==> inputs of try-maple <==
// adc_3008
module adc_3008(clk, rst, cs, mosi, sck, miso, start, seg0, seg1, seg2, seg3, seg4, seg5); 
input clk, rst;
input miso;
input start;
output reg cs;
output reg mosi, sck;
output [7:0] seg0, seg1, seg2, seg3, seg4, seg5;
reg [2:0] state;     
reg [7:0] cnt_clk;   
reg [4:0] cnt_sck;   
reg [3:0] cnt_bit;   
reg [2:0] cnt_byte; 
reg rd_sig;          
reg [10:0] data_reg; 
reg [9:0] data_out;  
reg send_data_sig;   
reg [31:0] cnt;      
reg start_sig;       
wire [3:0] unit;
wire [3:0] ten; 
wire [3:0] hun; 
wire [3:0] thou; 
wire [3:0] ten_thou;
wire [3:0] hun_thou;
wire [19:0] data_bcd;
wire [19:0] data_bcd_vol;
assign data_bcd = {10'b0, data_out};
assign data_bcd_vol = (data_bcd*20'd479)/20'd1023;
parameter [2:0] INTIAL = 3'd0,
                WAIT_START = 3'd1,
                WRITE = 3'd2,
		READ = 3'd3,
		WAIT_END = 3'd4,
		END = 3'd5;
parameter WR_IN = 11'b000001_10010;
parameter cnt_clk_max = 8'd219;
parameter cnt_max = 32'd1_999;
always@(posedge clk or posedge rst)
if (rst)
cnt <= 32'd0;
else if (cnt == cnt_max)
cnt <= 32'd0;
else if (start == 1'b1)
cnt <= cnt + 1'b1;
always@(posedge clk or posedge rst)
if (rst)
start_sig <= 1'b0;
else if (start == 1'b1 && cnt == cnt_max)  
start_sig <= 1'b1;
else 
start_sig <= 1'b0;
always@(posedge clk or posedge rst)
if (rst)
state <= INTIAL;
else 
case(state)
INTIAL: if (start_sig == 1'b1)
        state <= WAIT_START;
		  else 
		  state <= INTIAL;
WAIT_START: if (cnt_byte == 3'd0 && cnt_clk == cnt_clk_max)
            state <= WRITE;
            else 
            state <= WAIT_START;			
WRITE: if (cnt_byte == 3'd1 && cnt_clk == cnt_clk_max)
       state <= READ;
	   else 
	   state <= WRITE;
READ: if (cnt_byte == 3'd2 && cnt_clk == cnt_clk_max)
      state <= WAIT_END;
      else 
      state <= READ;	  
WAIT_END: if (cnt_byte == 3'd3 && cnt_clk == cnt_clk_max)
          state <= END;
		    else 
		    state <= WAIT_END;
END: if (cnt_byte == 3'd4 && cnt_clk == cnt_clk_max)
     state <= INTIAL;
     else 
     state <= END;
default: state <= INTIAL;
endcase
always@(posedge clk or posedge rst)
if (rst)
cnt_clk <= 8'd0;
else if (state == INTIAL)
cnt_clk <= 8'd0;
  ...
export LEC_CHECK = 0
export ABC_AREA = 1
export CAP_MARGIN = 20
export CORE_MARGIN = 2
export CORE_UTILIZATION = 72
export CTS_CLUSTER_DIAMETER = 351
export CTS_CLUSTER_SIZE = 72
export PLACE_DENSITY_LB_ADDON = 0.28
export SETUP_SLACK_MARGIN = -0.52
export SLEW_MARGIN = 20
create_clock -name core_clock -period 8.6 [get_ports {clk}]
run.sh (not shown) runs the stock make flow with config.mk's settings and CLKGATE_MAP_FILE=.
==> try-onyx: changes against try-maple <==
==> flow/config.mk (replaced) <==
export PLATFORM = sky130hd
export DESIGN_NAME = adc_3008
export DESIGN_NICKNAME = adc_3008
export VERILOG_FILES = /design/flow/design.v
export SDC_FILE = /design/flow/constraint.sdc
export NUM_CORES = 4
export LEC_CHECK = 0
export CAP_MARGIN = 20
export CORE_MARGIN = 2
export CORE_UTILIZATION = 56
export CTS_CLUSTER_SIZE = 15
export SLEW_MARGIN = 20
==> flow/constraint.sdc (replaced) <==
create_clock -name core_clock -period 9.4 [get_ports {clk}]
set_input_delay 1.8800 -clock core_clock [delete_from_list [all_inputs] [get_ports {clk}]]
set_output_delay 1.8800 -clock core_clock [all_outputs]
set_load 0.01 [all_outputs]
==> try-cedar: changes against try-maple <==
==> flow/config.mk (replaced) <==
export PLATFORM = sky130hd
export DESIGN_NAME = adc_3008
export DESIGN_NICKNAME = adc_3008
export VERILOG_FILES = /design/flow/design.v
export SDC_FILE = /design/flow/constraint.sdc
export NUM_CORES = 4
export LEC_CHECK = 0
export ABC_AREA = 1
export CAP_MARGIN = 20
export CORE_ASPECT_RATIO = 1.05
export CORE_MARGIN = 2
export CORE_UTILIZATION = 19
export SETUP_SLACK_MARGIN = 2.23
export SLEW_MARGIN = 20
==> flow/constraint.sdc (replaced) <==
create_clock -name core_clock -period 9.27 [get_ports {clk}]
set_input_delay 1.8540 -clock core_clock [delete_from_list [all_inputs] [get_ports {clk}]]
set_output_delay 1.8540 -clock core_clock [all_outputs]
set_load 0.01 [all_outputs]
==> qor summary <==
| metric | try-maple | try-cedar | try-onyx |
|---|---|---|---|
| Yosys stat chip area | 0.0137 mm2 | 0.0137 mm2 | 0.0138 mm2 |
| Compound-Gate Fraction of Synth Area | 11.9% | 11.9% | 21.3% |
| Tightest Hold Check Type | - | reg2reg | reg2reg |
| Dominant cell area share | 28.1% | 28.1% | 27.9% |
| WP buf/inv | - | 13 | 9 |
| Floorplan die height | 142 um | 279 um | 161 um |
| Area growth syn-to-layout | - | 37.0% | 34.2% |
| Non-Clock Buffer Area Fraction | - | 11.7% | 17.9% |
| Worst-Margin Slew | - | 928 ps | 1050 ps |
| Clock share of power | - | 46.6% | 47.6% |
| Flip-flop and latch power | - | 0.715 mW | 0.704 mW |
| Die Area | 0.0202 mm2 | 0.0744 mm2 | 0.0259 mm2 |
| Final standard cell utilization of the core | - | 26.4% | 76.4% |
| Total Nets Final | - | 2,339 | 2,130 |
| Number of inserted diodes | - | 0 | 0 |
| First-pass DRT Iterations | - | 5 | 8 |
| Status | aborted with a tool error | complete, but fails checks | complete, but fails checks |
| Stage where the flow stopped | global routing | - | - |
| Violated checks | - | setup timing | setup timing |
| Post_cts resized | 116 | 83 | 93 |


==> job 4111: inputs <==
==> flow/design.v <==
module seven_seg(en,in,seg);
input [3:0] in;
input en;
output [7:0] seg;
reg [7:0] seg;
always@(en or in)
begin
 if (!en) seg=8'b11111111;
 else case(in)
 4'd0: seg=8'b11000000;
 4'd1: seg=8'b11111001;
 4'd2: seg=8'b10100100;
 4'd3: seg=8'b10110000;
 4'd4: seg=8'b10011001;
 4'd5: seg=8'b10010010;
 4'd6: seg=8'b10000010;
 4'd7: seg=8'b11011000;
 4'd8: seg=8'b10000000;
 4'd9: seg=8'b10010000;
 default: seg=8'b11111111;
 endcase
 end
 endmodule 
module seven_seg_dot (en,in,seg);
input [3:0] in;
input en;
output [7:0] seg;
reg [7:0] seg;
always@(en or in)
begin
 if (!en) seg=8'b11111111;
 else case(in)
 4'd0: seg=8'b01000000;
 4'd1: seg=8'b01111001;
 4'd2: seg=8'b00100100;
 4'd3: seg=8'b00110000;
 4'd4: seg=8'b00011001;
 4'd5: seg=8'b00010010;
 4'd6: seg=8'b00000010;
 4'd7: seg=8'b01011000;
 4'd8: seg=8'b00000000;
 4'd9: seg=8'b00010000;
 default: seg=8'b11111111;
 endcase
 end
 endmodule 
module bcd_8421 (clk, rst, data, unit, ten, hun, thou, ten_thou, hun_thou);
input clk, rst;
input [19:0] data;
output [3:0] unit, ten, hun, thou, ten_thou, hun_thou;
reg [5:0]  cnt_shift;
reg [43:0] data_shift;  
reg        shift_sig;
reg [3:0]  unit, ten, hun, thou, ten_thou, hun_thou;
always@(posedge clk or posedge rst)
if (rst)
cnt_shift <= 5'd0;
else if (cnt_shift == 5'd21 && shift_sig == 1'b0)
cnt_shift <= 5'd0;
else if (shift_sig == 1'b0)
cnt_shift <= cnt_shift +1'b1;
else 
cnt_shift <= cnt_shift;
always@(posedge clk or posedge rst)
if (rst)
data_shift <= 44'b0;
else if (cnt_shift == 5'd0 && shift_sig == 1'b0)
data_shift <= {24'd0, data};
else if ((cnt_shift <= 5'd20) && (shift_sig == 1'b1))
begin
data_shift[23:20] <= (data_shift[23:20] > 4'b0100)?(data_shift[23:20] + 4'b0011):(data_shift[23:20]);
data_shift[27:24] <= (data_shift[27:24] > 4'b0100)?(data_shift[27:24] + 4'b0011):(data_shift[27:24]);
data_shift[31:28] <= (data_shift[31:28] > 4'b0100)?(data_shift[31:28] + 4'b0011):(data_shift[31:28]);
data_shift[35:32] <= (data_shift[35:32] > 4'b0100)?(data_shift[35:32] + 4'b0011):(data_shift[35:32]);
data_shift[39:36] <= (data_shift[39:36] > 4'b0100)?(data_shift[39:36] + 4'b0011):(data_shift[39:36]);
data_shift[43:40] <= (data_shift[43:40] > 4'b0100)?(data_shift[43:40] + 4'b0011):(data_shift[43:40]);
end
else if ((cnt_shift <= 5'd20) && (shift_sig == 1'b0))
data_shift <= data_shift << 1;
else 
data_shift <= data_shift;
always@(posedge clk or posedge rst)
if(rst == 1'b1)
shift_sig <= 1'b1;
else 
shift_sig <= ~shift_sig;
always@(posedge clk or posedge rst)
if(rst)
begin
unit <= 4'd0;
ten  <= 4'd0;
hun  <= 4'd0;
thou <= 4'd0;
ten_thou <= 4'd0;
hun_thou <= 4'd0;
end
else if (cnt_shift == 5'd21)
begin
 unit  <= data_shift[23:20];
 ten   <= data_shift[27:24];
 hun   <= data_shift[31:28];
 thou  <= data_shift[35:32];
 ten_thou <= data_shift[39:36];
 hun_thou <= data_shift[43:40];
 end
 endmodule
module adc_3008(clk, rst, cs, mosi, sck, miso, start, seg0, seg1, seg2, seg3, seg4, seg5); 
input clk, rst;
input miso;
input start;
output reg cs;
output reg mosi, sck;
output [7:0] seg0, seg1, seg2, seg3, seg4, seg5;
reg [2:0] state;     
reg [7:0] cnt_clk;   
reg [4:0] cnt_sck;   
reg [3:0] cnt_bit;   
reg [2:0] cnt_byte; 
reg rd_sig;          
reg [10:0] data_reg; 
reg [9:0] data_out;  
reg send_data_sig;   
reg [31:0] cnt;      
reg start_sig;       
wire [3:0] unit;
wire [3:0] ten; 
wire [3:0] hun; 
wire [3:0] thou; 
wire [3:0] ten_thou;
wire [3:0] hun_thou;
wire [19:0] data_bcd;
wire [19:0] data_bcd_vol;
assign data_bcd = {10'b0, data_out};
assign data_bcd_vol = (data_bcd*20'd479)/20'd1023;
parameter [2:0] INTIAL = 3'd0,
                WAIT_START = 3'd1,
                WRITE = 3'd2,
		READ = 3'd3,
		WAIT_END = 3'd4,
		END = 3'd5;
parameter WR_IN = 11'b000001_10010;
parameter cnt_clk_max = 8'd219;
parameter cnt_max = 32'd1_999;
always@(posedge clk or posedge rst)
if (rst)
cnt <= 32'd0;
else if (cnt == cnt_max)
cnt <= 32'd0;
else if (start == 1'b1)
cnt <= cnt + 1'b1;
always@(posedge clk or posedge rst)
if (rst)
start_sig <= 1'b0;
else if (start == 1'b1 && cnt == cnt_max)  
start_sig <= 1'b1;
else 
start_sig <= 1'b0;
always@(posedge clk or posedge rst)
if (rst)
state <= INTIAL;
else 
case(state)
INTIAL: if (start_sig == 1'b1)
        state <= WAIT_START;
		  else 
		  state <= INTIAL;
WAIT_START: if (cnt_byte == 3'd0 && cnt_clk == cnt_clk_max)
            state <= WRITE;
            else 
            state <= WAIT_START;			
WRITE: if (cnt_byte == 3'd1 && cnt_clk == cnt_clk_max)
       state <= READ;
	   else 
	   state <= WRITE;
READ: if (cnt_byte == 3'd2 && cnt_clk == cnt_clk_max)
      state <= WAIT_END;
      else 
      state <= READ;	  
WAIT_END: if (cnt_byte == 3'd3 && cnt_clk == cnt_clk_max)
          state <= END;
		    else 
		    state <= WAIT_END;
END: if (cnt_byte == 3'd4 && cnt_clk == cnt_clk_max)
     state <= INTIAL;
     else 
     state <= END;
default: state <= INTIAL;
endcase
always@(posedge clk or posedge rst)
if (rst)
cnt_clk <= 8'd0;
else if (state == INTIAL)
cnt_clk <= 8'd0;
else if (cnt_clk == cnt_clk_max) 
cnt_clk <= 8'd0;
else if (state != INTIAL)
cnt_clk <= cnt_clk + 1'b1;
always@(posedge clk or posedge rst)
if (rst)
cnt_byte <= 3'd0;
else if (cnt_byte == 3'd4 && cnt_clk == cnt_clk_max)
cnt_byte <= 3'd0;
else if (cnt_clk == cnt_clk_max)
cnt_byte <= cnt_byte + 1'b1;
always@(posedge clk or posedge rst)
if (rst)
cnt_sck <= 5'd0;
else if (state == WRITE && cnt_byte == 3'd1 && cnt_sck == 5'd19)
cnt_sck <= 5'd0;
else if (state ==READ && cnt_byte == 3'd2 && cnt_sck == 5'd19)
cnt_sck <= 5'd0;
else if (state == WRITE && cnt_byte == 3'd1)
cnt_sck <= cnt_sck + 1'b1;
else if (state ==READ && cnt_byte == 3'd2)
cnt_sck <= cnt_sck + 1'b1;
else 
cnt_sck <= 1'b0;
always@(posedge clk or posedge rst)
if (rst)
sck <= 1'b0;
else if (cnt_sck == 5'd0 && cnt_byte == 3'd3)
sck <= 1'b0;
else if (cnt_sck == 5'd0 && cnt_byte == 3'd1 && cnt_bit >= 4'd5)
sck <= 1'b0;
else if (cnt_sck == 5'd10 && cnt_byte == 3'd1 && cnt_bit >= 4'd5)
sck <= 1'b1;
else if (cnt_sck == 5'd0 && cnt_byte == 3'd2)
sck <= 1'b0;
else if (cnt_sck == 5'd10 && cnt_byte == 3'd2)
sck <= 1'b1;
else 
sck <= sck;
always@(posedge clk or posedge rst)
if (rst)
cnt_bit <= 4'd0;
else if (cnt_bit == 4'd10 && cnt_sck == 5'd10)
cnt_bit <= 4'd0;
else if (cnt_sck == 5'd10)
cnt_bit <= cnt_bit + 1'b1;
always@(posedge clk or posedge rst)
if (rst)
cs <= 1'b1;
else if (start_sig == 1'b1)
cs <= 1'b0;
else if (cnt_byte == 3'd3 && cnt_clk == cnt_clk_max && state == WAIT_END)
cs <= 1'b1;
always@(posedge clk or posedge rst)
if (rst)
mosi <= 1'b0;
else if (state == WRITE && cnt_byte == 4'd1 && cnt_sck == 5'd0)
mosi <= WR_IN[10-cnt_bit];
else if (state != WRITE)
mosi <= 1'b0;
always@(posedge clk or posedge rst)
if (rst)
rd_sig <= 1'b0;
else if (state == READ && cnt_byte == 4'd2 && cnt_sck == 5'd9)
rd_sig <= 1'b1;
else 
rd_sig <= 1'b0;
always@(posedge clk or posedge rst)
if (rst)
data_reg <= 11'd0;
else if (rd_sig == 1'b1)
data_reg <= {data_reg[9:0], miso};
always@(posedge clk or posedge rst)
if (rst)
send_data_sig <= 1'b0;
else if (cnt_byte == 4'd2 && cnt_clk == cnt_clk_max)
send_data_sig <= 1'b1;
else 
send_data_sig <= 1'b0;
always@(posedge clk or posedge rst)
if (rst)
data_out <= 10'd0;
else if (send_data_sig == 1'b1)
data_out <= data_reg[9:0];
else 
data_out <= data_out;
bcd_8421 bcd_8421_inst(
.clk(clk), 
.rst(rst), 
.data(data_bcd_vol), 
.unit(unit), 
.ten(ten), 
.hun(hun), 
.thou(thou), 
.ten_thou(ten_thou), 
.hun_thou(hun_thou)
);
seven_seg s0(
.en(1'b1),
.in(unit), 
.seg(seg0));
seven_seg s1(
.en(1'b1),
.in(ten), 
.seg(seg1));
seven_seg_dot s2(
.en(1'b1),
.in(hun), 
.seg(seg2));
seven_seg s3(
.en(1'b1),
.in(thou), 
.seg(seg3));
seven_seg s4(
.en(1'b1),
.in(ten_thou), 
.seg(seg4));
seven_seg s5(
.en(1'b1),
.in(hun_thou), 
.seg(seg5));
endmodule
==> flow/run.sh <==
#!/bin/bash
# the make line also repeats each setting of config.mk as NAME=value (left out here)
make -C /OpenROAD-flow-scripts/flow DESIGN_CONFIG=/design/flow/config.mk WORK_HOME=/design/flow/orfs CLKGATE_MAP_FILE= finish
==> flow/config.mk <==
export PLATFORM = sky130hd
export DESIGN_NAME = adc_3008
export DESIGN_NICKNAME = adc_3008
export VERILOG_FILES = /design/flow/design.v
export SDC_FILE = /design/flow/constraint.sdc
export NUM_CORES = 4
export LEC_CHECK = 0
export CAP_MARGIN = 20
export CORE_MARGIN = 2
export CORE_UTILIZATION = 55
export CTS_CLUSTER_DIAMETER = 385
export CTS_CLUSTER_SIZE = 93
export HOLD_SLACK_MARGIN = -0.1
export SLEW_MARGIN = 20
export TNS_END_PERCENT = 15
==> flow/constraint.sdc <==
create_clock -name core_clock -period 20.0 [get_ports {clk}]
set_input_delay 4.0000 -clock core_clock [delete_from_list [all_inputs] [get_ports {clk}]]
set_output_delay 4.0000 -clock core_clock [all_outputs]
set_load 0.01 [all_outputs]
==> job 131: changes against job 4111 <==
CORE_UTILIZATION = 40   (was 55)
CTS_CLUSTER_SIZE = 45   (was 93)
TNS_END_PERCENT = default   (was 15)
==> comparison table <==
metric                                                                              job 131                 job 4111
Slew headroom                                                                        25.71%                   29.72%
Post-DR vias/cell                                                                     5.602                    5.998
Fraction of met3 tracks used by global routing                                       2.601%                   4.176%
Static power due to leakage                                                        6.675 nW                 6.653 nW
Number of nets in the layout                                                           1768                     1764
Internal                                                                           521.9 uW                 500.0 uW
Sw power                                                                           159.4 uW                 173.9 uW
Final worst path period need                                                       12.29 ns                 12.31 ns
Placed cells                                                                           2058                     1923
Data required time of the critical path                                            20.34 ns                 20.32 ns
Source-to-sink clock delay at the later pin of the worst-skew pair                  0.43 ns                  0.44 ns
Layout clock area frac                                                               3.943%                   3.921%
Met1 wire length                                                                   15070 um                 15230 um
Global-route wire length before repair                                             54500 um                 53520 um
HPWL after detailed placement                                                      23620 um                 23720 um
Status                                                              complete, no violations  complete, no violations
Number of standard cells in the final layout excluding fillers                         2090                     1955
Wire length reported by the detailed router                                        31550 um                 31390 um
Met3 layer wire length in the routed design                                         1255 um                  1397 um
Proportion of final cell area spent on non-clock buffers                             3.679%                   3.528%
Reg-to-reg setup timing slack                                                       7.71 ns                  7.69 ns
Power figures rest on the tool's default switching activity, not on a simulated workload.
